Design unsigned_nonrestoring, start of the top module:
module unsigned_nonrestoring #(
    parameter int WIDTH = 32
) (
    input logic go,
    input logic[WIDTH-1:0] divisor,
    input logic[WIDTH-1:0] dividend,
    input logic clk, rst,
    output logic done,
    output logic[WIDTH-1:0] quotient,
    output logic[WIDTH-1:0] remainder,
    output logic divide_by_zero
);
For scale: ~1,300 cells after synthesis, ~200 flip-flops, roughly 130 I/O pins, about 12,000 sq um of cells after synthesis.
Settings: LEC_CHECK=0, CAP_MARGIN=0, CELL_PAD_IN_SITES_DETAIL_PLACEMENT=2, CORE_ASPECT_RATIO=0.57, CORE_MARGIN=7, CORE_UTILIZATION=43, CTS_CLUSTER_SIZE=72, GPL_ROUTABILITY_DRIVEN=1, MAX_ROUTING_LAYER=met5, MIN_ROUTING_LAYER=met1, PLACE_DENSITY_LB_ADDON=0.05, SLEW_MARGIN=40, TNS_END_PERCENT=70; clock period 4.04 ns.
run.sh (not shown) runs the stock make flow with config.mk's settings and CLKGATE_MAP_FILE=.
The baseline did not get past detailed placement.
Edit:
Settings changed: CAP_MARGIN 0 to 20, CELL_PAD_IN_SITES_DETAIL_PLACEMENT 2 to unset, CORE_ASPECT_RATIO 0.57 to unset, CORE_MARGIN 7 to 2, CORE_UTILIZATION 43 to 66, GPL_ROUTABILITY_DRIVEN 1 to unset, MAX_ROUTING_LAYER met5 to unset, PLACE_DENSITY_LB_ADDON 0.05 to unset, SETUP_SLACK_MARGIN set to -0.17, SLEW_MARGIN 40 to 20, TNS_END_PERCENT 70 to 25.
Clock period 4.04 ns to 5.13 ns, I/O delays scaled along.
Result:
- The new run completed, yet does not pass: setup timing
- die size shrinks by well over a third
- synthesized cell count does not change
- area after synthesis does not change
Edit:
Settings changed: CORE_UTILIZATION 66 to 38, CTS_CLUSTER_SIZE 72 to unset, MIN_ROUTING_LAYER met1 to unset, SETUP_SLACK_MARGIN -0.17 to unset, TNS_END_PERCENT 25 to unset.
Clock period 5.13 ns to 6.33 ns, I/O delays scaled along.
The new run passed the timing, design-rule and antenna checks.
Worst hold slack is worse by 6.0 ps.
Clock-buffer cell count goes up by 2.
Clock skew goes down by 7.6 ps.
Routed wire length goes down by roughly a tenth.
Register-to-register slack is better by 680 ps.
Synthesized area does not change.
Edit:
Settings changed: ABC_AREA set to 1, CORE_UTILIZATION 38 to 72, PLACE_DENSITY_LB_ADDON set to 0.25, SETUP_SLACK_MARGIN set to 1.15.
Clock period 6.33 ns to 4.61 ns, I/O delays scaled along.
Effect: The new run never finished: it broke off in global routing (GRT-0232). Die size shrinks by well over a third. Area after synthesis grows by a little under a tenth. Synthesized cell count grows by well over a third.
Edit:
Settings changed: ABC_AREA 1 to unset, CORE_UTILIZATION 72 to 66, CTS_CLUSTER_SIZE set to 40, PLACE_DENSITY_LB_ADDON 0.25 to unset, SETUP_SLACK_MARGIN 1.15 to unset.
Clock period 4.61 ns to 4.65 ns, I/O delays scaled along.
Effect:
- The changed run reached the layout checks and failed them: setup timing
- synthesized area fell by a little under a tenth
- synthesized cell count fell by a quarter to a third
- die size is about the same
Edit:
Settings changed: CORE_UTILIZATION 66 to 52, CTS_CLUSTER_SIZE 40 to unset.
Clock period 4.65 ns to 6.33 ns, I/O delays scaled along.
=>
- The new run completed with no timing, DRC or antenna violations
- sequential cell count stays the same
- hold slack loses 3.6 ps
- setup slack gains 1600 ps
- maximum frequency falls slightly
- register-to-register slack gains 1600 ps
- via count falls by a quarter to a third


The RTL this note starts from:
==> flow/design.v <==
module unsigned_nonrestoring #(
    parameter int WIDTH = 32
) (
    input logic go,
    input logic[WIDTH-1:0] divisor,
    input logic[WIDTH-1:0] dividend,
    input logic clk, rst,
    output logic done,
    output logic[WIDTH-1:0] quotient,
    output logic[WIDTH-1:0] remainder,
    output logic divide_by_zero
);
typedef enum logic [1:0] {
    WAIT,
    COMPUTE,
    DONE
} state_t;
state_t next_state, state_R;
logic[WIDTH-1:0] Q_R, next_Q, quotient_R, next_quotient, remainder_R, next_remainder;
logic[WIDTH:0] A_R, next_A, B_R, next_B, B_twos_comp_R, next_B_twos_comp;
logic[$clog2(WIDTH):0] Count_R, next_Count;
logic done_R, next_done;
logic divide_by_zero_R, next_divide_by_zero;
assign done = done_R;
assign divide_by_zero = divide_by_zero_R;
assign quotient = quotient_R;
assign remainder = remainder_R;
always_ff @(posedge clk or posedge rst) begin
    if(rst) begin
        state_R <= WAIT;
        Q_R <= '0;
        A_R <= '0;
        B_R <= '0;
        B_twos_comp_R <= '0;
        Count_R <= '0;
        quotient_R <= '0;
        remainder_R <= '0;
        done_R <= 1'b0;
        divide_by_zero_R <= 1'b0;
    end
    else begin
        state_R <= next_state;
        Q_R <= next_Q;
        A_R <= next_A;
        B_R <= next_B;
        B_twos_comp_R <= next_B_twos_comp;
        Count_R <= next_Count;
        quotient_R <= next_quotient;
        remainder_R <= next_remainder;
        done_R <= next_done;
        divide_by_zero_R <= next_divide_by_zero;
    end
end 
logic[WIDTH:0] A_temp;
always_comb begin
    logic[WIDTH:0] one;
    one = 1;
    A_temp = '0;
    next_Q = Q_R;
    next_A = A_R;
    next_B = B_R;
    next_B_twos_comp = B_twos_comp_R;
    next_Count = Count_R;
    next_remainder = remainder_R;
    next_quotient = quotient_R;
    next_state = state_R;
    next_divide_by_zero = divide_by_zero_R;
    next_done = done_R;
    case(state_R)
        WAIT: begin
            if (go) begin
                if(divisor == 0) begin
                    next_state = DONE;
                    next_done = 1'b1;
                    next_divide_by_zero = 1'b1;
                end
                else begin
                    next_A = '0;
                    next_B = {1'b0,divisor};
                    next_B_twos_comp = ~next_B + one;
                    next_Q = dividend;
                    next_Count = WIDTH;
                    next_state = COMPUTE;
                end
            end
        end
        COMPUTE: begin
            if(A_R[WIDTH]) begin
                A_temp = {A_R[WIDTH-1:0], Q_R[WIDTH-1]};
                next_A = A_temp + B_R;
            end else begin
                A_temp = {A_R[WIDTH-1:0], Q_R[WIDTH-1]};
                next_A = A_temp + B_twos_comp_R;
            end
            next_Q = {Q_R[WIDTH-2:0],~next_A[WIDTH]};
            next_Count = Count_R - 1;
            if(next_Count == 0) begin 
                next_state = DONE;
                if(next_A[WIDTH]) next_remainder = next_A[WIDTH-1:0] + B_R;
                else next_remainder = next_A[WIDTH-1:0];
                next_quotient = next_Q[WIDTH-1:0];
                next_done = 1;
            end
        end
        DONE: begin
            next_done = 0;
            next_divide_by_zero = 1'b0;
            next_state = WAIT;
        end
    endcase
end
endmodule
Settings: LEC_CHECK=0, CAP_MARGIN=20, CELL_PAD_IN_SITES_DETAIL_PLACEMENT=1, CELL_PAD_IN_SITES_GLOBAL_PLACEMENT=0, CORE_ASPECT_RATIO=0.67, CORE_MARGIN=8, CORE_UTILIZATION=28, CTS_CLUSTER_DIAMETER=59, PLACE_DENSITY_LB_ADDON=0.04, SLEW_MARGIN=20, TNS_END_PERCENT=45; clock period 9.0 ns.
==> next run, changes <==
- CELL_PAD_IN_SITES_DETAIL_PLACEMENT: 1 -> default
- CELL_PAD_IN_SITES_GLOBAL_PLACEMENT: 0 -> default
- CORE_ASPECT_RATIO: 0.67 -> default
- CORE_MARGIN: 8 -> 2
- CORE_UTILIZATION: 28 -> 40
- CTS_CLUSTER_DIAMETER: 59 -> default
- PLACE_DENSITY_LB_ADDON: 0.04 -> default
- TNS_END_PERCENT: 45 -> default
- clock period: 9.0 -> 5.67 ns (I/O delays scaled with it)
After rerunning: The changed run went through all stages and came out clean. Hold slack got worse by 7.6 ps. Via count goes down by about 0.35%. Clock-buffer cell count went down by 1. Design area is lower by 0.35%.
==> next run, changes <==
- CAP_MARGIN: 20 -> 35
- CORE_UTILIZATION: 40 -> 71
- CTS_CLUSTER_SIZE: default -> 44
- PLACE_DENSITY: default -> 0.67
- clock period: 5.67 -> 5.18 ns (I/O delays scaled with it)
After rerunning:
- With this change the flow stopped in global routing (5_1_grt)
- area after synthesis stays the same
- synthesized cell count does not change
- die size decreases by well over a third
==> next run, changes <==
- ABC_AREA: default -> 1
- CAP_MARGIN: 35 -> 20
- CORE_UTILIZATION: 71 -> 68
- CTS_CLUSTER_DIAMETER: default -> 379
- CTS_CLUSTER_SIZE: 44 -> 36
- PLACE_DENSITY: 0.67 -> 0.78
- clock period: 5.18 -> 3.15 ns (I/O delays scaled with it)
Result: The new run never finished: it broke off in global routing (5_1_grt) with GRT-0116. Die size increases by roughly a tenth. Synthesized cell count increases by well over a third. Synthesized area rises by a little under a tenth.
==> next run, changes <==
- CORE_UTILIZATION: 68 -> 72
- CTS_CLUSTER_DIAMETER: 379 -> default
- CTS_CLUSTER_SIZE: 36 -> 70
- PLACE_DENSITY: 0.78 -> 0.79
- clock period: 3.15 -> 4.63 ns (I/O delays scaled with it)
=>
- The new run completed with no timing, DRC or antenna violations
- area after synthesis stays the same
- synthesized cell count does not change
- die size is lower by 5.4%
